--- flow/run.sh ---
#!/bin/bash
# the make line also repeats each setting of config.mk as NAME=value (left out here)
make -C /OpenROAD-flow-scripts/flow DESIGN_CONFIG=/design/flow/config.mk WORK_HOME=/design/flow/orfs CLKGATE_MAP_FILE= finish
--- flow/config.mk ---
export PLATFORM = sky130hd
export DESIGN_NAME = chip8_cpu
export DESIGN_NICKNAME = chip8_cpu
export VERILOG_FILES = /design/flow/design.v
export SDC_FILE = /design/flow/constraint.sdc
export NUM_CORES = 4
export LEC_CHECK = 0
export ABC_AREA = 1
export CAP_MARGIN = 20
export CELL_PAD_IN_SITES_DETAIL_PLACEMENT = 0
export CORE_ASPECT_RATIO = 1.3
export CORE_MARGIN = 2
export CORE_UTILIZATION = 72
export CTS_CLUSTER_DIAMETER = 360
export CTS_CLUSTER_SIZE = 14
export GPL_ROUTABILITY_DRIVEN = 1
export GPL_TIMING_DRIVEN = 1
export MAX_ROUTING_LAYER = met4
export MIN_ROUTING_LAYER = met2
export PLACE_DENSITY = 0.78
export SETUP_SLACK_MARGIN = -0.14
export SLEW_MARGIN = 20
export TNS_END_PERCENT = 65
--- flow/design.v ---
    `timescale 1ns / 1ps
    module chip8_cpu (
        input wire clk,
        input wire reset,
        input wire [7:0] mem_data_in,
        input wire [15:0] key_pressed,
        output reg mem_read,
        output reg [11:0] mem_addr_out,
        output reg [7:0] mem_data_out,
        output reg mem_write
    );
        reg [11:0]    pc;
        reg [11:0]    I;
        reg [7:0]     V[0:15];
        reg [15:0]    opcode;
        reg [3:0]     state;
        reg [3:0]     pc_data;
        reg [11:0]    stack[0:15];
        reg [7:0]     opcode_fh;
        reg [7:0]     opcode_sh;
        reg [7:0]     delay_timer,sound_timer; 
        reg [20:0]    one_hz;
        reg [3:0]     i;
        reg [15:0]    lfsr;       
        reg [1:0]     bcd_step;   
        wire [7:0]    vx = V[opcode[11:8]];
        wire [7:0]    vy = V[opcode[7:4]];
        wire [8:0]    add_xy = {1'b0, vx} + {1'b0, vy};
        wire [7:0]    bcd_h = vx / 8'd100;
        wire [7:0]    bcd_t = (vx / 8'd10) % 8'd10;
        wire [7:0]    bcd_o = vx % 8'd10;
        reg  [3:0]    key_idx;
        integer       k;
        always @(*) begin
            key_idx = 4'd0;
            for (k = 15; k >= 0; k = k - 1)
                if (key_pressed[k]) key_idx = k[3:0];
        end
        localparam FETCH1 = 0;
        localparam FETCH1_WAIT = 1;
        localparam FETCH2 = 2;
        localparam FETCH2_WAIT = 3;
        localparam LASTFETCH = 4;
        localparam EXECUTE = 5;
        localparam LASTFETCH_WAIT = 6;
        localparam STORE = 7;
        localparam RETRIEVE = 8;
        localparam RETRIEVE_WAIT = 9;
        localparam RETRIEVE_WAIT2 = 10;
        localparam BCD = 11;
        localparam KEYWAIT = 12;
        always @(posedge clk or posedge reset) begin
            if(reset) begin
                pc <= 12'h200;
                state <= FETCH1;
                opcode <= 0;
                I <= 12'd0;
                opcode_fh <= 0;
                opcode_sh <= 0;
                mem_read <= 0;
                mem_write <= 0;
                delay_timer <= 0;
                pc_data <= 0;
                one_hz <= 0;
                sound_timer <= 0;
                lfsr <= 16'hACE1;
                bcd_step <= 0;
            end else begin
                if (one_hz == 833333) begin  
                    one_hz <= 0;
                    if (delay_timer > 0)
                        delay_timer <= delay_timer - 1;
                    if (sound_timer > 0)
                        sound_timer <= sound_timer - 1;
                end else begin
                    one_hz <= one_hz + 1;
                end
                mem_read <= 0;
                mem_write <= 0;
            case(state)
                FETCH1: begin
                    mem_addr_out <= pc;
                    mem_read <= 1;
                    state <= FETCH1_WAIT;
                end
                FETCH1_WAIT: begin
                    state <= FETCH2;
                end
                FETCH2: begin
                    opcode_fh <= mem_data_in;
                    mem_addr_out <= pc + 1;
                    mem_read <= 1;
                    state <= FETCH2_WAIT;
                end
                FETCH2_WAIT: begin
                    state <= LASTFETCH;
                end
                LASTFETCH: begin
                    opcode_sh <= mem_data_in;
                    state <= LASTFETCH_WAIT;
                end 
                LASTFETCH_WAIT: begin
                    opcode <= {opcode_fh, opcode_sh};
                    state <= EXECUTE;
                end
                EXECUTE: begin
                    pc <= pc + 2;
                    state <= FETCH1;
                    case(opcode[15:12])                     
                        4'h6: begin
                            V[opcode[11:8]] <= opcode[7:0];
                        end
                        4'h7: begin
                            V[opcode[11:8]] <= V[opcode[11:8]] + opcode[7:0];
                        end
                        4'h1: begin
                            pc <= opcode[11:0];
                        end 
                        4'h2: begin
                            stack[pc_data] <= pc + 2;
                            pc <= opcode[11:0];
                            pc_data <= pc_data + 1;
                        end
                        4'h9: begin
                            if (vx != vy)
                                pc <= pc + 4;
                        end
                        4'h5: begin
                            if (vx == vy)
                                pc <= pc + 4;
                        end
                        4'h3: begin
                            if (vx == opcode[7:0])
                                pc <= pc + 4;
                        end
                        4'h4: begin
                            if (vx != opcode[7:0])
                                pc <= pc + 4;
                        end
                        4'h8: begin
                            case(opcode[3:0])
                                4'h0: V[opcode[11:8]] <= vy;
                                4'h1: V[opcode[11:8]] <= vx | vy;
                                4'h2: V[opcode[11:8]] <= vx & vy;
                                4'h3: V[opcode[11:8]] <= vx ^ vy;
                                4'h4: begin
                                    V[opcode[11:8]] <= add_xy[7:0];
                                    V[15] <= {7'd0, add_xy[8]};
                                end
                                4'h5: begin
                                    V[opcode[11:8]] <= vx - vy;
                                    V[15] <= {7'd0, vx >= vy};
                                end
                                4'h6: begin
                                    V[opcode[11:8]] <= vx >> 1;
                                    V[15] <= {7'd0, vx[0]};
                                end 
                                4'h7: begin
                                    V[opcode[11:8]] <= vy - vx;
                                    V[15] <= {7'd0, vy >= vx};
                                end
                                4'hE: begin
                                    V[opcode[11:8]] <= vx << 1;
                                    V[15] <= {7'd0, vx[7]};
                                end
                                default: ;
                            endcase
                        end
                        4'hA: begin 
                            I <= opcode[11:0];
                        end
                        4'hB: begin
                            pc <= opcode[11:0] + {4'd0, V[0]};
                        end
                        4'hC: begin
                            V[opcode[11:8]] <= opcode[7:0] & lfsr[7:0];
                            lfsr <= {lfsr[14:0], lfsr[15] ^ lfsr[13] ^ lfsr[12] ^ lfsr[10]};
                        end
                        4'hE: begin
                            case(opcode[7:0])
                                8'h9E: begin
                                    if (key_pressed[vx[3:0]])
                                        pc <= pc + 4;
                                end
                                8'hA1: begin
                                    if (key_pressed[vx[3:0]] != 1)
                                        pc <= pc + 4;
                                end
                                default: ;
                            endcase        
                        end    
                        4'hF: begin
                            case(opcode[7:0])
                                8'h07: begin
                                    V[opcode[11:8]] <= delay_timer;
                                end
                                8'h0A: begin
                                    pc <= pc;
                                    state <= KEYWAIT;
                                end
                                8'h15: begin
                                    delay_timer <= V[opcode[11:8]];
                                end
                                8'h18: begin
                                    sound_timer <= V[opcode[11:8]];
                                end
                                8'h1E: begin
                                    I <= I + V[opcode[11:8]];
                                end
                                8'h29: begin
                                    I <= {8'd0, vx[3:0]} * 12'd5;
                                end
                                8'h33: begin
                                    pc <= pc;
                                    bcd_step <= 0;
                                    state <= BCD;
                                end
                                8'h55: begin
                                    pc <= pc;
                                    i <= 0;
                                    state <= STORE;
                                end
                                8'h65: begin
                                    pc <= pc;
                                    i <= 0;
                                    state <= RETRIEVE;
                                end 
                                default: ;
                            endcase
                        end
                        4'hD: begin    
                        end
                        4'h0: begin
                            if (opcode[11:0] == 12'h0EE) begin
                                pc <= stack[pc_data - 1];
                                pc_data <= pc_data - 1;
                            end
                        end
                        default: ;
                    endcase 
                end
                STORE: begin 
                    mem_addr_out <= I + i;
                    mem_data_out <= V[i];
                    mem_write <= 1;
                    if (i == opcode[11:8]) begin
                        pc <= pc + 2;
                        state <= FETCH1;
                    end else begin
                        i <= i+1;
                        state <= STORE;
                    end
                end
                RETRIEVE: begin
                    mem_addr_out <= I + i;
                    mem_read <= 1;
                    state <= RETRIEVE_WAIT;
                end
                RETRIEVE_WAIT: begin
                    state <= RETRIEVE_WAIT2;
                end
                RETRIEVE_WAIT2: begin
                  V[i] <= mem_data_in;
                  if (i == opcode[11:8]) begin
                      pc <= pc + 2;
                      state <= FETCH1;
                  end else begin
                      i <= i + 1;
                      state <= RETRIEVE;
                  end
                end
                BCD: begin
                    mem_addr_out <= I + bcd_step;
                    mem_data_out <= (bcd_step == 0) ? bcd_h : (bcd_step == 1) ? bcd_t : bcd_o;
                    mem_write <= 1;
                    if (bcd_step == 2) begin
                        pc <= pc + 2;
                        state <= FETCH1;
                    end else begin
                        bcd_step <= bcd_step + 1;
                    end
                end
                KEYWAIT: begin
                    if (key_pressed != 16'd0) begin
                        V[opcode[11:8]] <= {4'd0, key_idx};
                        pc <= pc + 2;
                        state <= FETCH1;
                    end
                end
                default: state <= FETCH1;
            endcase
          end
        end
    endmodule
--- flow/constraint.sdc ---
create_clock -name core_clock -period 4.7 [get_ports {clk}]
set_input_delay 0.9400 -clock core_clock [delete_from_list [all_inputs] [get_ports {clk}]]
set_output_delay 0.9400 -clock core_clock [all_outputs]
set_load 0.01 [all_outputs]
==> run notes, run 1 <==
Physical design

RePlAce ended its routability-driven mode at a weighted congestion of approximately 1.8. The synthesis report names the predominant flop master as sky130_fd_sc_hd__edfxtp_1. The mean instance size in the synthesized netlist stands at around 8.7 sq um. For this run, asynchronously set or reset flops after synthesis account for around a quarter. Per the Yosys statistics, synthesis produced 3144 cells. The post-synth net total stands at ~3.3k.

The most frequently used library cell after synthesis is sky130_fd_sc_hd__nand2_1. The total core area stands at 37600 sq um. In the post-synthesis netlist, the biggest area contributors are sky130_fd_sc_hd__edfxtp_1 (38%), sky130_fd_sc_hd__dfrtp_1 (10%), sky130_fd_sc_hd__nand2_1 (9.1%). The area share of and/or/nand/nor cells after synthesis stands at about a fifth. The site row count stands at between 80 and 90. The adder and majority gate portion of the synthesized area stands at 5.68%.

According to the floorplan report, the die width is roughly 180 um. The total overflow left after global routing is approximately 1.6k. The AND-OR/OR-AND share of the synthesized area stands at ~15%.

Looking at the clock tree report, the maximum root-to-sink buffer count equals 3. The run stopped with a tool error. The tree is rooted in a sky130_fd_sc_hd__clkbuf_16. The initial core utilization stands at between 70% and 80%. The synthesis run identifies the leading combinational cell family as simple AND/OR/NAND/NOR gates. The number of flops mapped to enable cells by yosys stands at between 300 and 400. The area after detailed placement stands at around 32000 sq um. The first error in the log reads "[ERROR GRT-0116] Global routing finished with congestion. Check the congestion regions in the DRC Viewer". The cell area that synthesis handed to floorplanning was between 20000 and 30000 sq um. The count of port buffers added during placement stands at around 47. The post-synthesis share of cell area spent on xor and xnor gates stands at under 10%. The top cell type by area accounts for between 30% and 40% of the synthesized area. Sorting the Yosys area breakdown by cell type puts at the top sky130_fd_sc_hd__edfxtp_1. Per the OpenROAD floorplan log, the height of the die is about 230 um. The run ended at global routing (5_1_grt). The placed wire-length estimate stands at 77200 um.

The sink count of the clock tree stands at approximately 470. Synthesis instantiated 70 different standard cells from the library. The post-synth register bit count is 466.

The total track usage stands at 102%. The cell count after placement stands at 4073. The area reported by Yosys stat stands at roughly 27000 sq um. The number of hold buffers added after CTS was 0. Summing the sequential cell areas from Yosys gives 48.7% of the chip area.

The count of warnings emitted by yosys stands at 3. The gate count of the mapped netlist stands at approximately 3.1k. The multiplexer fraction of the synthesized cell area stands at less than 1%. The number of top-level pins stands at between 40 and 50. The die area stands at 39800 sq um. In this run the number of H-tree levels came out at 2. The CTS report gives the tree buffer count as 39. The commonest cells after synthesis are sky130_fd_sc_hd__nand2_1 (663), sky130_fd_sc_hd__inv_1 (422), sky130_fd_sc_hd__edfxtp_1 (344).
## routing by layer
layer | GRT usage, % | GRT overflow
met3 | 109 | 889
met4 | 94.9 | 285
met2 | 99.8 | 382
met5 | - | -
met1 | - | -
## what timing repair did
item                       4_1_cts
setup endpoints to repair       97
resized                        155
setup buffers                   70
cloned                           3
pin swaps                       80
## through the flow
step / setup WS [ns] / utilization [%]
global placement: -3.57 / 84.9
CTS: -3.72 / 90.7
floorplan: -3.35 / -
detailed placement: -4.05 / 85.0
==> inputs of run 2 (changes only) <==
- CELL_PAD_IN_SITES_DETAIL_PLACEMENT: 0 -> 2
- CORE_ASPECT_RATIO: 1.3 -> 0.62
- CORE_UTILIZATION: 72 -> 49
- CTS_CLUSTER_DIAMETER: 360 -> 329
- CTS_CLUSTER_SIZE: 14 -> default
- HOLD_SLACK_MARGIN: default -> 0.01
- MIN_ROUTING_LAYER: met2 -> met1
- PLACE_DENSITY: 0.78 -> default
- SETUP_SLACK_MARGIN: -0.14 -> default
- TNS_END_PERCENT: 65 -> default
- clock period: 4.7 -> 11.0 ns (I/O delays scaled with it)
==> run 2 against run 1 <==
Net effect: the run fails in clock tree synthesis (4_1_cts); synthesized area did not move; synthesized cell count unchanged; die area is 46% higher.
==> run notes, run 2 <==
Physical design

The adder and majority gate portion of the synthesized area came to 5.68% (unchanged). The mean instance size in the synthesized netlist stands at 8.74 sq um (unchanged). The count of different cell masters after synthesis stands at 70 (unchanged). The area reported by Yosys stat was 27500 sq um (unchanged). The initial core utilization was 49.5% (-24 points). The area after detailed placement stands at 29300 sq um (-8.2%). The total core area stands at 55600 sq um (+48%). The count of warnings emitted by yosys stands at 3 (unchanged).

Per the run summary, the flow got no further than clock tree synthesis (4_1_cts). The chip width stands at 305 um (+74%). For reference, the top cells by count after synthesis are sky130_fd_sc_hd__nand2_1 (663), sky130_fd_sc_hd__inv_1 (422), sky130_fd_sc_hd__edfxtp_1 (344). The placed wire-length estimate stands at 149000 um (+93%). The synthesis-stage register bit count came to 466 (unchanged). The commonest register cell is sky130_fd_sc_hd__edfxtp_1.

The number of cells in Yosys stat was 3144 (unchanged). The post-synth net total came to 3290 (unchanged). By area the synthesized netlist is led by sky130_fd_sc_hd__edfxtp_1 (38%), sky130_fd_sc_hd__dfrtp_1 (10%), sky130_fd_sc_hd__nand2_1 (9.1%). The proportion of register bits with asynchronous set or reset after synthesis came to 26.2% (unchanged). The fraction of post-synthesis cell area in the top cell type by area is 37.6% (unchanged).

Looking at area per cell type in the netlist, the leader is sky130_fd_sc_hd__edfxtp_1. The chip height stands at 190 um (-16%). The netlist area before placement stands at 27500 sq um (unchanged). The run stopped with a tool error.

The sequential fraction of the synthesis area stands at 48.7% (unchanged). In the synthesized netlist, the dominant kind of combinational cell is simple AND/OR/NAND/NOR gates. The number of flops mapped to enable cells by yosys was 344 (unchanged). The count of port buffers added during placement stands at 47 (unchanged). The number of top-level pins came to 48 (unchanged). The site row count is 68 (-16%). The worst slack at placement stands at -0.431 ns (+3.62 ns). The multiplexer fraction of the synthesized cell area stands at 0.282% (unchanged). The post-synthesis share of cell area spent on xor and xnor gates stands at 1.44% (unchanged). The area share of and/or/nand/nor cells after synthesis stands at 21.2% (unchanged). The routability congestion estimate from global placement came to 1.11 (-39%).

The die area stands at 58000 sq um (+46%). The first error in the log reads "[ERROR DPL-0033] detailed placement checks failed during check placement". The AND-OR/OR-AND share of the synthesized area is 15.5% (unchanged). The gate count of the mapped netlist stands at 3144 (unchanged). sky130_fd_sc_hd__nand2_1 is the most common cell in the netlist.
-- run 2: stage by stage --
step / instances / hold WS (ns)
after global placement: 3949 / 0.332
after detailed placement: 3950 / 0.357
after floorplan: 3144 / 0.331
==> inputs of run 3 (changes only) <==
- CELL_PAD_IN_SITES_DETAIL_PLACEMENT: 2 -> default
- CELL_PAD_IN_SITES_GLOBAL_PLACEMENT: default -> 1
- CORE_ASPECT_RATIO: 0.62 -> default
- CORE_UTILIZATION: 49 -> 40
- CTS_CLUSTER_DIAMETER: 329 -> default
- CTS_CLUSTER_SIZE: default -> 32
- GPL_ROUTABILITY_DRIVEN: 1 -> default
- GPL_TIMING_DRIVEN: 1 -> default
- HOLD_SLACK_MARGIN: 0.01 -> default
- MAX_ROUTING_LAYER: met4 -> default
- MIN_ROUTING_LAYER: met1 -> default
- clock period: 11.0 -> 12.0 ns (I/O delays scaled with it)
==> run 3 against run 2 <==
Net effect: the run now finishes clean; synthesized area stayed put; die area is 22% higher; synthesized cell count stayed put.
==> run notes, run 3 <==
Physical design

The most numerous cell type found on the critical path is sky130_fd_sc_hd__nand2_1. Data on the critical path is required at its endpoint by between 10 and 15 ns. The netlist area before placement was 27500 sq um (unchanged). After routing, the total negative slack on setup checks comes to 0 ns.

In the post-synthesis netlist, the cell with the most instances is sky130_fd_sc_hd__nand2_1. The footprint of the multi-input gates stands at 12100 sq um. The script computed the net switching share of total power as approximately two fifths. Endpoints failing hold in the final report were tallied at 0. The number of flops mapped to enable cells by yosys came to 344 (unchanged). Derived from the worst setup path, the maximum achievable clock frequency is between 90 and 100 MHz. Looking at area per cell type in the netlist, the leader is sky130_fd_sc_hd__edfxtp_1.

The commonest cells after synthesis are sky130_fd_sc_hd__nand2_1 (663), sky130_fd_sc_hd__inv_1 (422), sky130_fd_sc_hd__edfxtp_1 (344). The gate count of the mapped netlist stands at 3144 (unchanged). Hold analysis shows the worst path with a depth of 0. The maximum level of the CTS H-tree stands at 2.

The area reported by Yosys stat came to 27500 sq um (unchanged). The multiplexer fraction of the synthesized cell area stands at 0.282% (unchanged). The routing usage on met1 stands at 47.6%. The routability congestion estimate from global placement stands at 1.05 (-5.6%). The pin count of the biggest net entering global routing stands at about 71.

The power report attributes to the clock group a share of around 30%. The critical path in the final layout is reported with a setup slack of roughly 1.4 ns. In the final layout, flip-flops and latches occupy approximately 13000 sq um.

Among all stages on the critical path, the largest delay is contributed by sky130_fd_sc_hd__dfrtp_1. The area after detailed placement stands at 29500 sq um (+0.61%). Summed over all nets, the switching power comes to 0.00225 W. The clock latency of the later-clocked register in the worst-skew pair stands at around 0.65 ns. Looking at hold timing, the worst path starts from state[10]. The internal power summed over all cells stands at ~0.0035 W. The post-synthesis share of cell area spent on xor and xnor gates was 1.44% (unchanged).

The chip height stands at 266 um (+40%). The final timing report counts setup violations totalling 0. The post-synth net total came to 3290 (unchanged). Setup repair after global routing left no endpoint under its margin. The maximum fanout along the worst path stands at 10. The sequential fraction of the synthesis area stands at 48.7% (unchanged). Combinational cells account for 34.8% of the total power. In this run the worst hold path is classified as flop to flop. The critical path contains buffers and inverters numbering 7 combined.

The critical path is of the flop to flop type. The mean instance size in the synthesized netlist stands at 8.74 sq um (unchanged). The power per cell area stands at between 150 and 200 nW/um^2. Using the TritonRoute via totals, the vias-per-cell ratio works out to 5.94. The met2 track utilization from global routing stands at 49.0%. Summed over all combinational cells, the power is ~0.0020 W. The aggregate global routing overflow stands at 0.

The worst register-to-register path ends at mem_data_out[5]. The area share of and/or/nand/nor cells after synthesis stands at 21.2% (unchanged). The run reported a max-capacitance violation count of 0. The clock passes through at most 3 buffers.

The critical path ends at mem_data_out[5]. The worst setup path is launched from a flop. By area the synthesized netlist is led by sky130_fd_sc_hd__edfxtp_1 (38%), sky130_fd_sc_hd__dfrtp_1 (10%), sky130_fd_sc_hd__nand2_1 (9.1%).

For the worst reg-to-reg path, the startpoint reported by OpenROAD is opcode[8]. The total core area is 68300 sq um (+23%). The maximum resistive drop on vdd stands at about 140 uV. The worst slack at placement was 1.61 ns (+2.04 ns). The number of cells traversed by the worst register-to-register path stands at just under 70.

The number of warnings reported in the stage logs is between 60 and 70. The number of cells in Yosys stat stands at 3144 (unchanged). The placed wire-length estimate stands at 91600 um (-38%). The average detailed-routed wire length per instance stands at ~28 um.

The initial core utilization was 40.2% (-9.3 points). Post-CTS timing repair inserted 0 buffers for setup. The die area was 70800 sq um (+22%).

The total number of cells along the worst setup path stands at between 60 and 70. The remaining antenna violation count stands at 0. The final timing report lists clock skew as around 0.06 ns.

The clock transition at the registers of the reported paths stands at 0.06 ns. The chip width was 266 um (-13%). The count of port buffers added during placement stands at 47 (unchanged).

Checking max transition, the worst relative margin is a little under a quarter. The fraction of post-synthesis cell area in the top cell type by area stands at 37.6% (unchanged). The final critical path takes up roughly nine tenths of the cycle.

The routed layout reports a DRC error count of 0. The site row count is 96 (+41%). The iteration tally of the first detailed-router pass stands at 5. For the worst setup path, the data arrival time is about 11 ns. In the final report, the number of pins over their slew limit comes to 0. The global-route wire length before repair stands at about 170000 um. Global route summary, busiest routing layer listed as met2. The proportion of register bits with asynchronous set or reset after synthesis came to 26.2% (unchanged). The post-CTS hold buffer count recorded in the log is 0.

In this run the static leakage power is 12.7 nW. The routed design could run at a clock period as short as approximately 11 ns. The net count of the finished layout stands at 3418. The adder and majority gate portion of the synthesized area stands at 5.68% (unchanged). STA classifies the critical path endpoint as a flop. The number of top-level pins was 48 (unchanged). Routing resource usage on met3 recorded by global route was under 10%. The count of warnings emitted by yosys stands at 3 (unchanged). The post-layout utilization of the core stands at between 40% and 50%. The clock distribution power stands at approximately 0.0017 W. The register-to-register setup slack stands at roughly 1.4 ns. The routed layout has around 25k vias. The initial antenna violation count stands at 2.

The cell sitting at the root of the clock tree is a sky130_fd_sc_hd__clkbuf_16. The sink count of the clock tree stands at around 470. The area growth from synthesis to final layout stands at 14.1%. The post-cts sizing count stands at 0. The number of buffers inserted during clock tree synthesis stands at 52. The synthesis-stage register bit count stands at 466 (unchanged). The DRC marker count from the first detailed-route iteration stands at between 3k and 4k. For this run, the leading register cell type out of synthesis is sky130_fd_sc_hd__edfxtp_1. The count of different cell masters after synthesis is 70 (unchanged).

The post-layout total power stands at 0.00577 W. The number of fillers in the final layout stands at 6655. The AND-OR/OR-AND share of the synthesized area stands at 15.5% (unchanged). Per STA, the worst path accumulates the most delay in the family simple AND/OR/NAND/NOR gates. Ranked by power, first place goes to registers. The sequential power share stands at 35.2%.

Per STA, the startpoint of the critical path is opcode[8]. TritonCTS built the clock tree. The total detailed-routing wirelength stands at roughly 120000 um.

Summing all non-filler instances in the final layout gives an area of roughly 31000 sq um. Yosys shows that the main logic family after synthesis is simple AND/OR/NAND/NOR gates. Per report_power, the Sequential row totals between 0.002 and 0.0025 W. The via count of the first global-routing pass came to 23.9k. The stage delay of the slowest cell on the critical path stands at approximately 0.9 ns. The worst-margin pin slew stands at ~1.1 ns. The total track usage stands at approximately a third. The endpoint of the worst hold path is reported as state[2]. The flow ran to the end and the layout has no timing, DRC or antenna violations.
[run 3: cell type report]
class	count	share of cell area (%)
clock inverter	33	1.39
multi-input combinational	2163	38.7
inverter	451	5.45
tap	882	3.52
antenna	3	0.0239
timing repair buffer	138	3.68
clock buffer	65	4.50
sequential	466	42.7
[run 3: routing by layer]
metal | share of wire [%] | wire length, um
met1 | 44 | 52100
met2 | 42 | 50200
met3 | 8.4 | 9990
met4 | 5.4 | 6430
met5 | 0.011 | 13
[run 3: per-stage QoR]
step	cells	hold slack (ns)
finish	4201	0.352
global route	4198	0.353
CTS	4198	0.352
detailed placement	4100	0.339
global placement	4100	0.334
floorplan	3144	0.331
==> inputs of run 4 (changes only) <==
- ABC_AREA: 1 -> default
- CELL_PAD_IN_SITES_GLOBAL_PLACEMENT: 1 -> default
- CTS_CLUSTER_SIZE: 32 -> default
- GPL_ROUTABILITY_DRIVEN: default -> 0
- TNS_END_PERCENT: default -> 35
==> run 4 against run 3 <==
Net effect: still clean; power is 14% lower; non-clock buffer count is 14 higher; clock power is 5% lower; global-route usage is 6.0 points lower; cell count is 11% lower; via count is 1.4% lower; register-to-register slack worse by 0.87 ns; largest power group unchanged.
==> run notes, run 4 <==
Physical design

The clock latency of the later-clocked register in the worst-skew pair is 0.64 ns (about the same). The number of flops mapped to enable cells by yosys stands at 344 (unchanged). For reference, the most critical setup path is categorized as flop to flop. The number of buffers inserted during clock tree synthesis stands at 51 (-1.9%). The post-synth net total came to 2884 (-12%). The worst setup path is launched from a flop. The worst hold margin came to 0.347 ns (-0.00569 ns). The total area of sequential cells was 13400 sq um (about the same). The initial antenna violation count stands at 4 (+2). The remaining antenna violation count was 0 (unchanged).

The DRC marker count from the first detailed-route iteration is 4085 (+35%). The power attributed to sequential cells was 0.00196 W (-3%). The worst-margin pin slew stands at 1.12 ns (-0.00485 ns). The maximum level of the CTS H-tree was 2 (unchanged). The chip width stands at 270 um (+1.4%). Per STA, the library cell used most along the worst path is sky130_fd_sc_hd__ha_1. The total net switching power was 0.00166 W (-27%). The stage-log warning count stands at 69 (+3.0%). The mean instance size in the synthesized netlist came to 10.3 sq um (+18%).

The minimum period implied by the final worst setup slack stands at 11.50 ns (+0.872 ns). The chip height came to 270 um (+1.4%). The biggest slice of the total power is consumed by registers. The maximum fanout along the worst path is 7 (-3). The clock share of power stands at 33.3% (+3.3 points).

The gate count of the mapped netlist stands at 2738 (-13%). The multiplexer fraction of the synthesized cell area was 4.77% (+4.5 points). The placed wire-length estimate came to 71500 um (-22%). The via count of the first global-routing pass was 23.5k (-2.0%).

The final setup violation count stands at 0 (unchanged). The post-layout total power stands at 0.00496 W (-14%). The area share of and/or/nand/nor cells after synthesis stands at 14.2% (-7.0 points). The count of different cell masters after synthesis came to 108 (+54%).

The cell count after placement is 3642 (-11%). The post-route non-filler standard cell count is 3754 (-11%). The sequential fraction of the synthesis area stands at 47.4% (-1.3 points). The clock transition at the registers of the reported paths came to 0.07 ns (about the same).

The critical path buffer and inverter count was 4 (-3). The fraction of post-synthesis cell area in the top cell type by area is 36.6% (-1.0 points). The post-layout utilization of the core stands at 45.7% (-0.19 points). The post-layout instance area came to 32000 sq um (+2.0%). The initial core utilization stands at 40.3% (+0.14 points). The leakage power summed over all cells stands at 11.8 nW (-7.5%).

The aggregate global routing overflow stands at 0 (unchanged). The relative contribution of combinational cells to total power stands at 27.1% (-7.7 points). The total track usage came to 27.3% (-6.0 points). The net count of the finished layout stands at 2919 (-15%). The worst clock skew on the final layout is 0.0612 ns (+0.00172 ns). The sink count of the clock tree was 466 (unchanged).

The count of port buffers added during placement is 47 (unchanged). The achievable clock frequency stands at 86.9 MHz (-7.6%). The netlist area before placement came to 28300 sq um (+2.8%).

The detailed-route DRC error count is 0 (unchanged). The max-slew headroom at the worst pin is 25.0% (+1.3 points). For this design, the slowest cell found on the critical path is sky130_fd_sc_hd__or4bb_1.

Broken down by cell family, the worst path's largest delay share belongs to AND-OR/OR-AND gates. STA lists the startpoint of the worst register-to-register path as opcode[9]. The number of pins with negative max-slew slack in the final report was 0 (unchanged).

Setup repair after global routing could not meet its margin everywhere. The number of vias per cell after detailed routing stands at 6.56 (+10%). The final clock period utilization by the worst path stands at 95.9% (+7.3 points). The area growth from synthesis to layout is 13.3%. The total number of cells along the worst setup path is 57 (-17%). Among the non-sequential cells, AND-OR/OR-AND gates take the most area.

The biggest area contributor in the post-synthesis netlist is sky130_fd_sc_hd__edfxtp_1. The launch point of the worst min-delay path is recorded as state[8]. In this run the worst setup path begins at opcode[9]. The power per cell area stands at 155 nW/um^2 (-16%). The stage delay of the slowest cell on the critical path stands at 0.50 ns (-0.39 ns).

The adder and majority gate portion of the synthesized area came to 5.53% (-0.16 points). The worst hold path depth is 0 (unchanged). The iteration tally of the first detailed-router pass stands at 11 (+6). The area reported by Yosys stat came to 28300 sq um (+2.8%). The total number of vias was 24.6k (-1.4%). For reference, the top cells by count after synthesis are sky130_fd_sc_hd__edfxtp_1 (344), sky130_fd_sc_hd__nand2_1 (252), sky130_fd_sc_hd__nor2_1 (209). The number of fillers in the final layout stands at 6446 (-3.1%).

The number of cells in Yosys stat stands at 2738 (-13%). The footprint of the multi-input gates stands at 14000 sq um (+15%). The number of buffers between clock root and the deepest sink was 3 (unchanged). The required time of the critical path stands at 12.34 ns (-0.02 ns). The clock distribution power is 0.00165 W (-5%). The critical path arrival is 11.84 ns (+0.85 ns). The share of total power consumed by net switching stands at 33.4% (-5.6 points). The diode insertion count for antenna repair came to 0 (-3). For reference, the critical path is captured by mem_data_out[5]. The power drawn by the combinational cells is 0.00135 W (-33%). The sequential power share came to 39.6% (+4.4 points). The proportion of register bits with asynchronous set or reset after synthesis was 26.2% (unchanged).

The run finished with no timing, DRC or antenna violations. The number of cells traversed by the worst register-to-register path came to 57 (-17%). The main area contributors are sky130_fd_sc_hd__edfxtp_1 (37%), sky130_fd_sc_hd__dfrtp_1 (9.9%), sky130_fd_sc_hd__ha_1 (5.0%).

The internal power summed over all cells stands at 0.00330 W (-6.2%). The site row count stands at 97 (+1.0%). The final number of hold-violating endpoints stands at 0 (unchanged). The post-synthesis share of cell area spent on xor and xnor gates stands at 3.63% (+2.2 points). The area after detailed placement stands at 30000 sq um (+1.6%). TritonCTS built the clock tree. The maximum resistive drop on vdd stands at 134 uV (-2.6%). The count of warnings emitted by yosys stands at 3 (unchanged).

Looking at the clock tree report, the root buffer type is sky130_fd_sc_hd__clkbuf_16. In this run the worst hold path is classified as flop to flop. The worst setup path is captured at a flop. The die area came to 72800 sq um (+2.8%).

The total core area stands at 70000 sq um (+2.5%). The most common cell in the synthesized netlist is sky130_fd_sc_hd__edfxtp_1. The register-to-register setup slack was 0.50 ns (-0.87 ns).

Per the timing report, the most critical flop-to-flop path finishes at mem_data_out[5]. The AND-OR/OR-AND share of the synthesized area stands at 20.7% (+5.2 points). In the synthesized netlist the dominant register cell turns out to be sky130_fd_sc_hd__edfxtp_1. The total of max-cap violations stands at 0 (unchanged). The number of top-level pins is 48 (unchanged). The global-route wire length before repair stands at 152000 um (-11%). The total detailed-routing wirelength came to 103000 um (-14%). The average detailed-routed wire length per instance is 27.3 um (-3.3%). Hold analysis lists the worst path endpoint as state[5].

The synthesis-stage register bit count came to 466 (unchanged). The pin count of the biggest net entering global routing came to 75 (+5.6%).
-- run 4: timing repair --
item	CTS	global route
resized	11	21
cloned	0	0
buffers inserted	7	10
endpoints found under the setup margin	7	8
pin swaps	3	4
hold buffers	0	0
-- run 4: area by class of cell --
cell class / count / share of cell area, %
Timing Repair Buffer: 152 / 3.97
Tap cell: 940 / 3.68
Sequential cell: 466 / 41.9
Clock inverter: 34 / 1.31
Clock buffer: 60 / 4.19
Multi-Input combinational cell: 2008 / 43.8
Inverter: 94 / 1.15
-- run 4: stage by stage --
step | setup TNS [ns] | setup slack [ns]
floorplan | 0 | 0.801
global placement | 0 | 0.232
detailed placement | -1.54 | -0.519
CTS | 0 | 0.0499
global route | -0.490 | -0.166
finish | 0 | 0.497
-- run 4: metal layers --
layer	routed length (um)	track usage (%)	share of wire, %
met5	145	0	0.14
met1	41300	37.8	40
met4	5540	12.7	5.4
met3	13300	8.20	13
met2	42300	38.9	41
==> inputs of run 5 (changes only) <==
- ABC_AREA: default -> 1
- CELL_PAD_IN_SITES_DETAIL_PLACEMENT: default -> 2
- CORE_ASPECT_RATIO: default -> 0.62
- CORE_UTILIZATION: 40 -> 16
- GPL_ROUTABILITY_DRIVEN: 0 -> 1
- GPL_TIMING_DRIVEN: default -> 1
- MAX_ROUTING_LAYER: default -> met4
- MIN_ROUTING_LAYER: default -> met2
- TNS_END_PERCENT: 35 -> default
- clock period: 12.0 -> 11.0 ns (I/O delays scaled with it)
==> run 5 against run 4 <==
Net effect: combinational power rose by 110%; critical path depth up 16; still clean; sequential cell count is the same; cell count grew 55%; synthesized area fell by 2.7%; largest power group is now combinational logic; worst hold slack worse by 0.021 ns; non-clock buffer count increased by 116; sequential share of layout area shrank 3.2 points.
==> run notes, run 5 <==
Physical design

For the worst reg-to-reg path, the startpoint reported by OpenROAD is opcode[9]. The number of flops mapped to enable cells by yosys is 344 (unchanged). The minimum period implied by the final worst setup slack is 9.95 ns (-1.55 ns). The die area came to 175000 sq um (+140%). Among the stages of the critical path, the cell type that occurs most often is sky130_fd_sc_hd__nand2_1.

The via count of the first global-routing pass is 43.2k (+84%). The sequential fraction of the synthesis area is 48.7% (+1.3 points). Among all cell types in the netlist, the one instantiated most often is sky130_fd_sc_hd__nand2_1. Routed signal wires occupy layers up through met4.

The tree is rooted in a sky130_fd_sc_hd__clkbuf_16. The critical path is of the flop to flop type. The sequential power share stands at 31.3% (-8.3 points).

The chip width stands at 530 um (+97%). The total track usage was 36.5% (+9.3 points). The number of cells traversed by the worst register-to-register path came to 73 (+28%).

The maximum resistive drop on vdd stands at 153 uV (+15%). The total detailed-routing wirelength came to 197000 um (+92%). The sink count of the clock tree came to 466 (unchanged). The placement summary gives the final routability congestion estimate as about 1.1. The multiplexer fraction of the synthesized cell area is 0.282% (-4.5 points). The AND-OR/OR-AND share of the synthesized area stands at 15.5% (-5.2 points). The final setup violation count is 0 (unchanged). The worst-margin pin slew stands at 1.37 ns (+0.242 ns). The max-slew headroom at the worst pin came to 8.94% (-16 points). The initial antenna violation count stands at 3 (-1). The remaining antenna violation count stands at 0 (unchanged). The DRC marker count from the first detailed-route iteration came to 6636 (+62%). The aggregate global routing overflow was 0 (unchanged). The flow ran to the end and the layout has no timing, DRC or antenna violations. The post-route non-filler standard cell count stands at 5817 (+55%).

The number of top-level pins stands at 48 (unchanged). The number of pins with negative max-slew slack in the final report was 0 (unchanged). The global-route wire length before repair was 270000 um (+78%).

The critical path ends at mem_data_out[7]. The required time of the critical path came to 11.55 ns (-0.79 ns). The count of port buffers added during placement came to 47 (unchanged). According to the timing report, the critical path is launched from opcode[9]. The timing report shows that the slowest cell on the worst path is sky130_fd_sc_hd__dfrtp_2.

The worst hold path depth stands at 0 (unchanged). The mean instance size in the synthesized netlist stands at 8.74 sq um (-15%). The netlist area before placement is 27500 sq um (-2.7%). The number of vias per cell after detailed routing was 6.50 (-0.96%). The number of cells in Yosys stat was 3144 (+15%). The final number of hold-violating endpoints is 0 (unchanged).

The pin count of the biggest net entering global routing stands at 67 (-11%). The power attributed to sequential cells is 0.00224 W (+14%). The count of different cell masters after synthesis stands at 70 (-35%). The post-synthesis share of cell area spent on xor and xnor gates stands at 1.44% (-2.2 points). The relative contribution of combinational cells to total power stands at 40.2% (+13 points). The stage-log warning count stands at 68 (-1.4%).

The final clock period utilization by the worst path is 90.4% (-5.4 points). The endpoint of the worst hold path is reported as state[5]. The footprint of the multi-input gates is 12500 sq um (-11%). The number of buffers inserted during clock tree synthesis was 53 (+3.9%). The largest share of the power goes to combinational logic. Relative to the synthesized area, the layout overhead comes to 26.0%. The average detailed-routed wire length per instance was 33.8 um (+24%). The total number of cells along the worst setup path is 73 (+28%).

The total area of sequential cells came to 13400 sq um (about the same). The critical path buffer and inverter count was 12 (+8). The worst setup path is captured at a flop. The met2 wire length is 80300 um (+90%).

The share of total power consumed by net switching stands at 45.5% (+12 points). Among cell families on the critical path, the largest total delay comes from simple AND/OR/NAND/NOR gates. The detailed-route DRC error count came to 0 (unchanged). Grouping non-sequential cells by family puts the most area in simple AND/OR/NAND/NOR gates. TritonCTS built the clock tree. The power drawn by the combinational cells stands at 0.00288 W (+110%).

The fraction of post-synthesis cell area in the top cell type by area stands at 37.6% (+1.0 points). The area reported by Yosys stat stands at 27500 sq um (-2.7%). The stage delay of the slowest cell on the critical path stands at 0.50 ns (about the same). The net count of the finished layout stands at 3549 (+22%). The number of buffers between clock root and the deepest sink came to 3 (unchanged). The total number of vias was 37.8k (+53%). The site row count came to 119 (+23%). The cell count after placement stands at 5630 (+55%).

The internal power summed over all cells is 0.00390 W (+18%). The adder and majority gate portion of the synthesized area is 5.68% (+0.16 points). The type recorded for the worst min-delay path is flop to flop. The area share of and/or/nand/nor cells after synthesis stands at 21.2% (+7.0 points). The wire length on met1 stands at 0 um (-100%). The number of fillers in the final layout stands at 19.6k (+200%). The critical path arrival stands at 10.50 ns (-1.34 ns). The clock share of power was 28.5% (-4.8 points).

The synthesis run shows the most used standard cells to be sky130_fd_sc_hd__nand2_1 (663), sky130_fd_sc_hd__inv_1 (422), sky130_fd_sc_hd__edfxtp_1 (344). The synthesis-stage register bit count is 466 (unchanged). The maximum level of the CTS H-tree stands at 2 (unchanged). The post-synth net total stands at 3290 (+14%). Per the timing report, the most critical flop-to-flop path finishes at mem_data_out[7]. The wire length on met3 stands at 101000 um (+660%). The gate count of the mapped netlist stands at 3144 (+15%). The maximum fanout along the worst path was 5 (-2). Yosys attributes the largest share of cell area to sky130_fd_sc_hd__edfxtp_1 (38%), sky130_fd_sc_hd__dfrtp_1 (10%), sky130_fd_sc_hd__nand2_1 (9.1%).

The count of warnings emitted by yosys stands at 3 (unchanged). The leakage power summed over all cells came to 13.4 nW (+14%). The worst clock skew on the final layout was 0.148 ns (+0.0865 ns).

The clock distribution power came to 0.00204 W (+24%). STA classifies the critical path startpoint as a flop. The worst hold path begins at state[8].

The total of max-cap violations stands at 0 (unchanged). Of all cell types, the one taking the most synthesized area is sky130_fd_sc_hd__edfxtp_1. The achievable clock frequency is 101 MHz (+16%). The total net switching power stands at 0.00326 W (+97%). The initial core utilization stands at 16.1% (-24 points). The register-to-register setup slack is 1.05 ns (+0.55 ns). The chip height is 330 um (+22%). The power per cell area stands at 207 nW/um^2 (+33%). The iteration tally of the first detailed-router pass came to 10 (-1). The proportion of register bits with asynchronous set or reset after synthesis stands at 26.2% (unchanged).

The post-layout total power came to 0.00716 W (+44%). The clock latency of the later-clocked register in the worst-skew pair stands at 0.84 ns (+0.20 ns). The placed wire-length estimate is 136000 um (+90%). The total core area stands at 170000 sq um (+140%).

Post-synth the commonest register cell is sky130_fd_sc_hd__edfxtp_1. The clock transition at the registers of the reported paths stands at 0.08 ns (about the same).
==> run 5: timing repair <==
item	4_1_cts	5_1_grt
setup buffers	0	3
hold buffers	0	0
endpoints found under the setup margin	0	8
gates resized	0	27
==> run 5: final cells by class <==
class | count | share of cell area, %
multi-input cells | 2163 | 36.1
diodes | 71 | 0.513
clock buffers | 62 | 4.02
inverters | 451 | 4.93
flip-flops and latches | 466 | 38.7
clock inverters | 37 | 1.17
repair buffers | 268 | 6.27
well taps | 2299 | 8.31
==> run 5: routing by layer <==
layer	track usage, %	vias up
li1	-	11477
met1	-	11665
met2	34.5	13202
met3	54.9	1451
met4	9.82	0
met5	-	-
==> run 5: metrics by stage <==
stage               hold WS (ns)  setup slack, ns  util (%)  instance area (sq um)  setup TNS (ns)
floorplan                  0.331             2.61         -                  27500               0
global placement           0.332            0.913      18.9                  32200               0
detailed placement         0.335            0.669      18.9                  32200               0
CTS                        0.359            0.611      20.0                  34000               0
global route               0.368          -0.0260      20.3                  34500         -0.0404
finish                     0.326             1.05      20.3                  34600               0
==> inputs of run 6 (changes only) <==
- CAP_MARGIN: 20 -> 35
- CELL_PAD_IN_SITES_GLOBAL_PLACEMENT: default -> 1
- CORE_MARGIN: 2 -> 9
- CORE_UTILIZATION: 16 -> 49
- CTS_CLUSTER_DIAMETER: default -> 329
- CTS_CLUSTER_SIZE: default -> 90
- MIN_ROUTING_LAYER: met2 -> met1
- PLACE_DENSITY_LB_ADDON: default -> 0.28
- clock period: 11.0 -> 17.5 ns (I/O delays scaled with it)
==> run 6 against run 5 <==
Net effect: the flow now stops in detailed placement (3_5_place_dp); synthesized cell count unchanged; synthesized area unchanged; die area decreased by 63%.
==> run notes, run 6 <==
Physical design

The run stopped with a tool error. According to the logs, the last stage reached was detailed placement (3_5_place_dp). The first error in the log reads "[ERROR DPL-0033] detailed placement checks failed during check placement". The post-synth net total stands at 3290 (unchanged).

The count of port buffers added during placement is 47 (unchanged). The chip width is 319 um (-40%). The main area contributors are sky130_fd_sc_hd__edfxtp_1 (38%), sky130_fd_sc_hd__dfrtp_1 (10%), sky130_fd_sc_hd__nand2_1 (9.1%). The number of cells in Yosys stat stands at 3144 (unchanged). The site row count stands at 67 (-44%). The total core area stands at 54700 sq um (-68%).

The multiplexer fraction of the synthesized cell area stands at 0.282% (unchanged). The number of flops mapped to enable cells by yosys was 344 (unchanged). The post-synthesis share of cell area spent on xor and xnor gates is 1.44% (unchanged).

The area share of and/or/nand/nor cells after synthesis is 21.2% (unchanged). The synthesis-stage register bit count stands at 466 (unchanged). The chip height is 204 um (-38%). The die area stands at 65200 sq um (-63%).

The netlist area before placement stands at 27500 sq um (unchanged). Counting instances in the post-synthesis netlist gives the leading cell types as sky130_fd_sc_hd__nand2_1 (663), sky130_fd_sc_hd__inv_1 (422), sky130_fd_sc_hd__edfxtp_1 (344). The count of different cell masters after synthesis stands at 70 (unchanged). The initial core utilization is 50.2% (+34 points). The mean instance size in the synthesized netlist came to 8.74 sq um (unchanged).

The number of top-level pins came to 48 (unchanged). The fraction of post-synthesis cell area in the top cell type by area is 37.6% (unchanged). The biggest area contributor in the post-synthesis netlist is sky130_fd_sc_hd__edfxtp_1. The proportion of register bits with asynchronous set or reset after synthesis stands at 26.2% (unchanged). The gate count of the mapped netlist stands at 3144 (unchanged).

By area, the combinational part of the netlist is dominated by simple AND/OR/NAND/NOR gates. The area reported by Yosys stat is 27500 sq um (unchanged). The count of warnings emitted by yosys stands at 3 (unchanged). The adder and majority gate portion of the synthesized area stands at 5.68% (unchanged). sky130_fd_sc_hd__nand2_1 is the most common cell in the netlist. Per the synth stats, the flop cell with the highest instance count is sky130_fd_sc_hd__edfxtp_1.

The sequential fraction of the synthesis area stands at 48.7% (unchanged). The routability congestion estimate from global placement stands at 1.12 (-0.41%). The AND-OR/OR-AND share of the synthesized area was 15.5% (unchanged).
run 6: stage by stage:
stage	cells	total power [W]	setup WS [ns]
2_1_floorplan	3144	0.00227	9.11
3_3_place_gp	3942	0.00274	7.28
==> inputs of run 7 (changes only) <==
- CAP_MARGIN: 35 -> 20
- CELL_PAD_IN_SITES_DETAIL_PLACEMENT: 2 -> 0
- CELL_PAD_IN_SITES_GLOBAL_PLACEMENT: 1 -> default
- CORE_MARGIN: 9 -> 2
- CORE_UTILIZATION: 49 -> 70
- CTS_CLUSTER_DIAMETER: 329 -> default
- CTS_CLUSTER_SIZE: 90 -> default
- MIN_ROUTING_LAYER: met1 -> met2
- PLACE_DENSITY_LB_ADDON: 0.28 -> default
- SETUP_SLACK_MARGIN: default -> -0.14
- clock period: 17.5 -> 4.7 ns (I/O delays scaled with it)
==> run 7 against run 6 <==
Net effect: synthesized area stayed put; die area shrank 37%; the flow stops in global routing (5_1_grt); synthesized cell count did not move.
==> run notes, run 7 <==
Physical design

The number of cells in Yosys stat was 3144 (unchanged). The synthesis-stage register bit count stands at 466 (unchanged). The netlist area before placement is 27500 sq um (unchanged). The chip width stands at 256 um (-20%).

The post-synthesis share of cell area spent on xor and xnor gates stands at 1.44% (unchanged). The sequential fraction of the synthesis area was 48.7% (unchanged). The fraction of post-synthesis cell area in the top cell type by area stands at 37.6% (unchanged). The AND-OR/OR-AND share of the synthesized area came to 15.5% (unchanged). The adder and majority gate portion of the synthesized area stands at 5.68% (unchanged). The count of warnings emitted by yosys stands at 3 (unchanged). The worst slack at placement stands at -4.22 ns. The multiplexer fraction of the synthesized cell area stands at 0.282% (unchanged). The number of top-level pins came to 48 (unchanged). The site row count stands at 57 (-15%).

The proportion of register bits with asynchronous set or reset after synthesis stands at 26.2% (unchanged). The gate count of the mapped netlist came to 3144 (unchanged). The area share of and/or/nand/nor cells after synthesis stands at 21.2% (unchanged).

The total track usage stands at 107%. In this run the deepest clock path goes through 3 buffers. The die area was 40900 sq um (-37%).

The flow stopped in global routing (5_1_grt). The chip height is 160 um (-22%). Sorting the synthesized cells by area gives the leading types as sky130_fd_sc_hd__edfxtp_1 (38%), sky130_fd_sc_hd__dfrtp_1 (10%), sky130_fd_sc_hd__nand2_1 (9.1%). The number of flops mapped to enable cells by yosys stands at 344 (unchanged). The number of buffers inserted during clock tree synthesis stands at around 43. The largest total area in the synthesized netlist belongs to sky130_fd_sc_hd__edfxtp_1.

The count of port buffers added during placement stands at 47 (unchanged). The flow did not finish. The sink count of the clock tree stands at around 470. For this run the aggregate overflow at the end of global routing stands at a little over 3k. The area reported by Yosys stat stands at 27500 sq um (unchanged). The mean instance size in the synthesized netlist is 8.74 sq um (unchanged).

The initial core utilization is 70.6% (+20 points). The post-synth net total stands at 3290 (unchanged). The count of different cell masters after synthesis stands at 70 (unchanged). The routability congestion estimate from global placement stands at 1.89 (+69%). Grouping non-sequential cells by family puts the most area in simple AND/OR/NAND/NOR gates. The maximum level of the CTS H-tree stands at 2. CTS placed an instance of sky130_fd_sc_hd__clkbuf_16 at the clock tree root. In the synthesized netlist, the cells that appear most often are sky130_fd_sc_hd__nand2_1 (663), sky130_fd_sc_hd__inv_1 (422), sky130_fd_sc_hd__edfxtp_1 (344). The total core area is 38900 sq um (-29%). The most frequently used library cell after synthesis is sky130_fd_sc_hd__nand2_1. For this run the detailed placement stage logged an HPWL of about 84000 um.

The synthesis report names the predominant flop master as sky130_fd_sc_hd__edfxtp_1. The first error in the log reads "[ERROR GRT-0116] Global routing finished with congestion. Check the congestion regions in the DRC Viewer".
## run 7: repair_timing
item                                   in CTS
resized                                   116
hold buffers                                0
gates cloned                                2
pin swaps                                  71
setup endpoints to repair                  98
endpoints found under the hold margin       0
buffers inserted                           44
## run 7: layer usage
layer  GRT usage, %  GRT overflow
met5              -             -
met1              -             -
met4           78.3           206
met2           96.9           281
met3            138          2632
## run 7: through the flow
step	std cells	cell area (sq um)
after floorplan	3144	27700
after global placement	4147	32300
after detailed placement	4147	32300
after CTS	4271	34500
==> inputs of run 8 (changes only) <==
- ABC_AREA: 1 -> default
- CELL_PAD_IN_SITES_DETAIL_PLACEMENT: 0 -> default
- CORE_ASPECT_RATIO: 0.62 -> default
- CORE_UTILIZATION: 70 -> 65
- GPL_ROUTABILITY_DRIVEN: 1 -> default
- GPL_TIMING_DRIVEN: 1 -> default
- MAX_ROUTING_LAYER: met4 -> default
- MIN_ROUTING_LAYER: met2 -> default
- SETUP_SLACK_MARGIN: -0.14 -> default
- clock period: 4.7 -> 9.79 ns (I/O delays scaled with it)
==> run 8 against run 7 <==
Net effect: now fails the layout checks on setup timing; synthesized cell count down 13%; synthesized area grew 2.8%; die area increased by 10%.
==> run notes, run 8 <==
Physical design

The power per cell area stands at around 190 nW/um^2. The chip width stands at 212 um (-17%). The area share of and/or/nand/nor cells after synthesis stands at 14.2% (-7.0 points). Hold analysis lists the worst path endpoint as state[4]. Combinational logic burns 30.4% of the power. The number of flops mapped to enable cells by yosys stands at 344 (unchanged). The remaining antenna violation count stands at 0. The maximum level of the CTS H-tree is 2 (unchanged).

The pin closest to its max-slew limit shows a slew of between 1 and 1.5 ns. Summed over all layers, the routed wires come to between 100000 and 150000 um. The mean instance size in the synthesized netlist is 10.3 sq um (+18%). The DRC marker count from the first detailed-route iteration stands at between 5k and 6k.

The placed wire-length estimate stands at 76200 um (-9.6%). The power report lists the sequential group at between 0.002 and 0.0025 W. The post-layout utilization of the core stands at 75.7%.

The number of top-level pins stands at 48 (unchanged). The area reported by Yosys stat stands at 28300 sq um (+2.8%). The worst pin sits at a relative slew slack of 16.5%. The gate count of the mapped netlist stands at 2738 (-13%). The via count of the first global-routing pass stands at between 20k and 30k. The die area was 45100 sq um (+10%). The stage delay of the slowest cell on the critical path stands at between 0.5 and 0.6 ns. The final clock period utilization by the worst path stands at 105%.

Looking at the setup timing report, the critical path kind is flop to flop. The site row count stands at 76 (+33%). TritonCTS built the clock tree. The cell count after placement is 3402 (-18%). The count of different cell masters after synthesis stands at 108 (+54%). In this run the worst hold path is classified as flop to flop. The netlist area before placement was 28300 sq um (+2.8%). The initial core utilization was 65.7% (-4.8 points). The register-to-register setup slack stands at -0.52 ns. The capture point of the worst register-to-register path is recorded as mem_data_out[4].

The required time at the worst endpoint is listed as 10.18 ns. The clock share of power stands at between 30% and 40%. The maximum fanout along the worst path stands at 4. The initial antenna violation count was 7. The count of hold buffers inserted by post-cts repair came to 0 (unchanged). Setup slack on the critical path of the routed design comes to -0.517 ns. The multi-input combinational cells in the finished layout cover a total of ~14000 sq um.

The worst setup path is captured at a flop. The internal power summed over all cells stands at around 0.004 W. The number of cells in Yosys stat stands at 2738 (-13%). After detailed routing, the average wire length per cell comes to between 30 and 40 um. The proportion of register bits with asynchronous set or reset after synthesis stands at 26.2% (unchanged). The worst slack at placement stands at -0.479 ns (+3.74 ns). The post-synth net total is 2884 (-12%). The total net switching power stands at ~0.0021 W. The slowest stage of the critical path belongs to the cell sky130_fd_sc_hd__or4_4. The flow ran to the end, but the layout failed its checks. The fraction of post-synthesis cell area in the top cell type by area stands at 36.6% (-1.0 points). The count of warnings emitted by yosys is 3 (unchanged). In this design, the largest share of critical-path delay is due to AND-OR/OR-AND gates. The report lists the violated layout checks as setup timing. The sink count of the clock tree was 466 (unchanged). The power drawn by the combinational cells stands at 0.00187 W. The chip height stands at 212 um (+33%). According to the timing report, the critical path is launched from opcode[11]. In the log, the iteration count for the first detailed-route pass is 11.

The switching portion of total power comes to 34.7%. The dominant power group in this design is registers. Looking at area per cell type in the netlist, the leader is sky130_fd_sc_hd__edfxtp_1. Setup repair after global routing could not meet its margin everywhere.

The critical path arrival stands at roughly 11 ns. In the final layout, the fill cell count is about 2.7k. The synthesis stats list as the most numerous cell sky130_fd_sc_hd__edfxtp_1. Per the synth stats, the flop cell with the highest instance count is sky130_fd_sc_hd__edfxtp_1. The AND-OR/OR-AND share of the synthesized area is 20.7% (+5.2 points). The area growth from synthesis to final layout stands at 15.2%. The later pin in the worst-skew pair is clocked with a latency of 0.64 ns.

The worst clock skew on the final layout stands at about 0.047 ns. The total area of sequential cells stands at around 13000 sq um. Yosys reports that the most numerous cell types are sky130_fd_sc_hd__edfxtp_1 (344), sky130_fd_sc_hd__nand2_1 (252), sky130_fd_sc_hd__nor2_1 (209). Hold is met by 0.361 ns. Per the timing report, the most critical flop-to-flop path originates at opcode[11].

Counting both buffers and inverters, the worst setup path holds a total of 6. The sequential power share stands at between 30% and 40%. The count of port buffers added during placement stands at 47 (unchanged). For reference, the top logic cell family by area is AND-OR/OR-AND gates.

Counting endpoints that fail hold in the final report gives 0. The achievable clock frequency stands at approximately 97 MHz. The smallest clock period supported by the final layout is computed as around 10 ns.

For the worst min-delay path, the startpoint reported by OpenROAD is state[7]. The stage-log warning count stands at roughly 74. Per the final report, max-transition violations number 0. The adder and majority gate portion of the synthesized area is 5.53% (-0.16 points). Clock tree synthesis selected as its root buffer the cell sky130_fd_sc_hd__clkbuf_16. The post-route non-filler standard cell count stands at 3526. The number of vias per cell after detailed routing stands at 7.62.

The post-layout total power stands at approximately 0.0061 W. The pin count of the biggest net entering global routing stands at 75. The maximum resistive drop on vdd stands at roughly 200 uV. The global-route wire length before repair stands at around 160000 um. The leakage power summed over all cells stands at 12.4 nW. The total number of vias stands at about 27k. The total of max-cap violations stands at 0.

The total track usage stands at ~49%. In the final report, the number of endpoints failing setup comes to 7. The total core area stands at 43000 sq um (+10%). The clock transition at the registers of the reported paths stands at about 0.070 ns. The finished design was reported to have a net count of 3045. Per report_power, the Clock row totals 0.00187 W. Counting instances, the worst hold path has a depth of 0. For reference, the top cells by area after synthesis are sky130_fd_sc_hd__edfxtp_1 (37%), sky130_fd_sc_hd__dfrtp_1 (9.9%), sky130_fd_sc_hd__ha_1 (5.0%).

The number of buffers between clock root and the deepest sink stands at 3 (unchanged). The routability congestion estimate from global placement came to 1.09 (-42%). STA classifies the critical path startpoint as a flop.

The multiplexer fraction of the synthesized cell area was 4.77% (+4.5 points). The sequential fraction of the synthesis area stands at 47.4% (-1.3 points). Summed over all layers, the global routing overflow is 0.

The number of buffers inserted during clock tree synthesis was 47 (+9.3%). The worst register-to-register path has a depth of between 50 and 60. The total number of cells along the worst setup path stands at roughly 54. The synthesis-stage register bit count stands at 466 (unchanged). The post-synthesis share of cell area spent on xor and xnor gates stands at 3.63% (+2.2 points). The critical path ends at mem_data_out[4]. The detailed-route DRC error count stands at 0.
-- run 8: routing by layer --
metal  wire, um  part of all wire, %  global-route usage, %
met5         76                0.068                      0
met4       9540                  8.6                   31.0
met3      18200                   16                   19.2
met2      46500                   42                   71.7
met1      37300                   33                   61.7
-- run 8: repair_timing --
action / in CTS / in global routing
pin swaps: 24 / 30
gates resized: 21 / 19
setup endpoints to repair: 7 / 8
buffers inserted: 26 / 8
-- run 8: final cells by class --
class	count	area share, %
clock buffer	53	3.75
clock inverter	34	1.11
tap	585	2.25
inverter	94	1.14
sequential	466	41.2
timing repair buffer	282	7.02
antenna	4	0.0308
multi-input combinational	2008	43.5
-- run 8: metrics by stage --
stage / setup TNS, ns / area, sq um
after floorplan: -1.09 / 28400
after global placement: -0.340 / 30500
after detailed placement: -2.23 / 30500
after CTS: -0.303 / 32400
after global routing: -6.97 / 32500
final: -3.02 / 32500
==> inputs of run 9 (changes only) <==
- ABC_AREA: default -> 0
- CELL_PAD_IN_SITES_GLOBAL_PLACEMENT: default -> 1
- CORE_UTILIZATION: 65 -> 30
- CTS_CLUSTER_SIZE: default -> 32
- GPL_ROUTABILITY_DRIVEN: default -> 0
- HOLD_SLACK_MARGIN: default -> -0.04
- MAX_ROUTING_LAYER: default -> met4
- PLACE_DENSITY_LB_ADDON: default -> 0.26
- SETUP_SLACK_MARGIN: default -> 0.27
- SLEW_MARGIN: 20 -> 40
- clock period: 9.79 -> 14.3 ns (I/O delays scaled with it)
==> run 9 against run 8 <==
Net effect: now clean on timing, DRC and antenna; critical path depth decreased by 2; clock-buffer cell count grew 7; clock skew rose by 0.015 ns; non-clock buffer count shrank 140; clock power is 25% lower; fmax decreased by 21%; critical path type unchanged.
==> run notes, run 9 <==
Physical design

The netlist area before placement was 28300 sq um (unchanged). The adder and majority gate portion of the synthesized area was 5.53% (unchanged). The worst setup path is of the flop to flop kind. Note that the worst hold path type here is flop to flop. The worst-margin pin slew came to 1.02 ns (-0.229 ns). The sink count of the clock tree stands at 466 (unchanged). The share of total power consumed by net switching stands at 33.9% (-0.79 points). Among the stages of the critical path, the cell type that occurs most often is sky130_fd_sc_hd__ha_1. The biggest area contributor in the post-synthesis netlist is sky130_fd_sc_hd__edfxtp_1. The pin count of the biggest net entering global routing was 63 (-16%).

The number of top-level pins stands at 48 (unchanged). The number of flops mapped to enable cells by yosys stands at 344 (unchanged). The count of hold buffers inserted by post-cts repair stands at 0 (unchanged). The die area came to 96600 sq um (+110%). The power attributed to sequential cells stands at 0.00166 W (-31%). The count of warnings emitted by yosys stands at 3 (unchanged). The global-route wire length before repair was 161000 um (-1.3%). The chip width came to 311 um (+46%). The fraction of post-synthesis cell area in the top cell type by area stands at 36.6% (unchanged). The clock latency of the later-clocked register in the worst-skew pair is 0.67 ns (+0.03 ns). The worst slack at placement stands at 0.915 ns (+1.39 ns).

Setup repair after global routing left no endpoint under its margin. The detailed-route DRC error count stands at 0 (unchanged). The sequential fraction of the synthesis area stands at 47.4% (unchanged). The post-synthesis share of cell area spent on xor and xnor gates came to 3.63% (unchanged). The slack of the critical path stands at 1.26 ns (+1.78 ns). The via count of the first global-routing pass stands at 23.4k (-10%). The sequential power share stands at 39.8% (+0.6 points).

The area share of and/or/nand/nor cells after synthesis stands at 14.2% (unchanged). The total net switching power stands at 0.00141 W (-34%). The register-to-register setup slack stands at 1.26 ns (+1.78 ns). The power drawn by the combinational cells is 0.00110 W (-41%). The iteration tally of the first detailed-router pass stands at 7 (-4). The worst clock skew on the final layout stands at 0.0612 ns (+0.0145 ns). The chip height was 311 um (+46%). The post-layout total power came to 0.00416 W (-32%). The total track usage came to 22.8% (-26 points).

The clock distribution power came to 0.00140 W (-25%). The clock share of power is 33.7% (+3.3 points). The final total negative setup slack stands at 0 ns (+3.02 ns). The gate count of the mapped netlist stands at 2738 (unchanged). The post-layout utilization of the core stands at 34.7% (-41 points). Per STA, the startpoint of the critical path is opcode[9].

The minimum period implied by the final worst setup slack was 13.04 ns (+2.73 ns). The worst hold path depth stands at 0 (unchanged). The remaining antenna violation count stands at 0 (unchanged). The number of buffers inserted during clock tree synthesis was 52 (+11%). The final clock period utilization by the worst path stands at 91.2% (-14 points).

TritonCTS built the clock tree. The maximum level of the CTS H-tree stands at 2 (unchanged). The launch point of the worst min-delay path is recorded as state[7]. The maximum resistive drop on vdd stands at 93.1 uV (-53%). The total detailed-routing wirelength came to 110000 um (-1.2%).

Per the timing report, the most critical flop-to-flop path originates at opcode[9]. Looking at the hold checks, the worst path lands on state[4]. The worst setup path is launched from a flop. The site row count was 112 (+47%). The main area contributors are sky130_fd_sc_hd__edfxtp_1 (37%), sky130_fd_sc_hd__dfrtp_1 (9.9%), sky130_fd_sc_hd__ha_1 (5.0%). The proportion of register bits with asynchronous set or reset after synthesis came to 26.2% (unchanged). The synthesis run shows the most used standard cells to be sky130_fd_sc_hd__edfxtp_1 (344), sky130_fd_sc_hd__nand2_1 (252), sky130_fd_sc_hd__nor2_1 (209). The mean instance size in the synthesized netlist stands at 10.3 sq um (unchanged). Looking at the clock tree report, the root buffer type is sky130_fd_sc_hd__clkbuf_16. The required time of the critical path is 14.69 ns (+4.51 ns). The number of vias per cell after detailed routing is 5.98 (-22%).

Per STA, the endpoint of the critical path is mem_data_out[2]. The internal power summed over all cells stands at 0.00275 W (-31%). The max-slew headroom at the worst pin stands at 31.6% (+15 points).

The largest individual stage delay along the critical path comes from the cell sky130_fd_sc_hd__dfrtp_4. The count of port buffers added during placement stands at 47 (unchanged). The achievable clock frequency stands at 76.7 MHz (-21%).

The AND-OR/OR-AND share of the synthesized area is 20.7% (unchanged). Sorting the synthesis cell report by count puts at the top sky130_fd_sc_hd__edfxtp_1. The count of different cell masters after synthesis stands at 108 (unchanged).

The total core area came to 93300 sq um (+120%). The total number of vias stands at 24.3k (-9.6%). The total of max-cap violations was 0 (unchanged). The clock transition at the registers of the reported paths stands at 0.07 ns (about the same).

The final setup violation count was 0 (-7). Grouping stages by cell kind, the critical path spends the most delay in AND-OR/OR-AND gates. The worst register-to-register path ends at mem_data_out[2].

In the synthesized netlist, the dominant kind of combinational cell is AND-OR/OR-AND gates. The multiplexer fraction of the synthesized cell area stands at 4.77% (unchanged). The aggregate global routing overflow stands at 0 (unchanged). The leakage power summed over all cells stands at 11.7 nW (-5.4%). The initial core utilization was 30.3% (-35 points). The post-synth net total came to 2884 (unchanged). The synthesis-stage register bit count stands at 466 (unchanged). The placed wire-length estimate stands at 77200 um (+1.2%).

The total number of cells along the worst setup path stands at 52 (-3.7%). The run finished with no timing, DRC or antenna violations. The initial antenna violation count was 3 (-4).

The number of cells traversed by the worst register-to-register path came to 52 (-3.7%). Ranked by power, first place goes to registers. The critical path arrival is 13.43 ns (+2.73 ns). The net count of the finished layout stands at 2910 (-4.4%). The number of buffers between clock root and the deepest sink stands at 3 (unchanged). For this run, the leading register cell type out of synthesis is sky130_fd_sc_hd__edfxtp_1. The stage-log warning count stands at 68 (-8.1%). The number of pins with negative max-slew slack in the final report stands at 0 (unchanged). The DRC marker count from the first detailed-route iteration stands at 2980 (-41%).

The maximum fanout along the worst path stands at 48 (+44). The number of cells in Yosys stat stands at 2738 (unchanged). The worst setup path is captured at a flop.

The power per cell area was 128 nW/um^2 (-32%). The relative contribution of combinational cells to total power stands at 26.5% (-3.9 points). The average detailed-routed wire length per instance is 27.1 um (-14%). The critical path buffer and inverter count stands at 2 (-4). The flow measured a signed area growth from synthesis to layout of 14.7%. The stage delay of the slowest cell on the critical path was 0.81 ns (+0.29 ns).

The final number of hold-violating endpoints was 0 (unchanged). The area reported by Yosys stat is 28300 sq um (unchanged).
==> run 9: what timing repair did <==
item                                   CTS  global route
resized                                  0             5
setup endpoints to repair                0             4
endpoints found under the hold margin    0             0
setup buffers                            0             2
==> run 9: metrics by stage <==
| stage | area (sq um) | std cells | hold WS [ns] |
|---|---|---|---|
| after floorplan | 28300 | 2738 | 0.331 |
| after global placement | 30400 | 3960 | 0.334 |
| after detailed placement | 30600 | 3962 | 0.337 |
| after CTS | 32300 | 4060 | 0.347 |
| after global routing | 32400 | 4064 | 0.350 |
| final | 32400 | 4066 | 0.347 |
==> run 9: final cells by class <==
type / instances / area [sq um]
clock inverters: 38 / 440
flip-flops and latches: 466 / 13400
multi-input cells: 2008 / 14100
diodes: 4 / 10.0
inverters: 94 / 374
fillers: 9464 / 60900
clock buffers: 60 / 1340
well taps: 1254 / 1570
repair buffers: 142 / 1190
==> run 9: routing by layer <==
layer / track usage, % / wire (um)
met4: 7.93 / 4120
met1: 32.6 / 49700
met2: 31.8 / 45900
met5: - / 0
met3: 4.69 / 10300
Power is estimated from default activity; no workload was simulated.
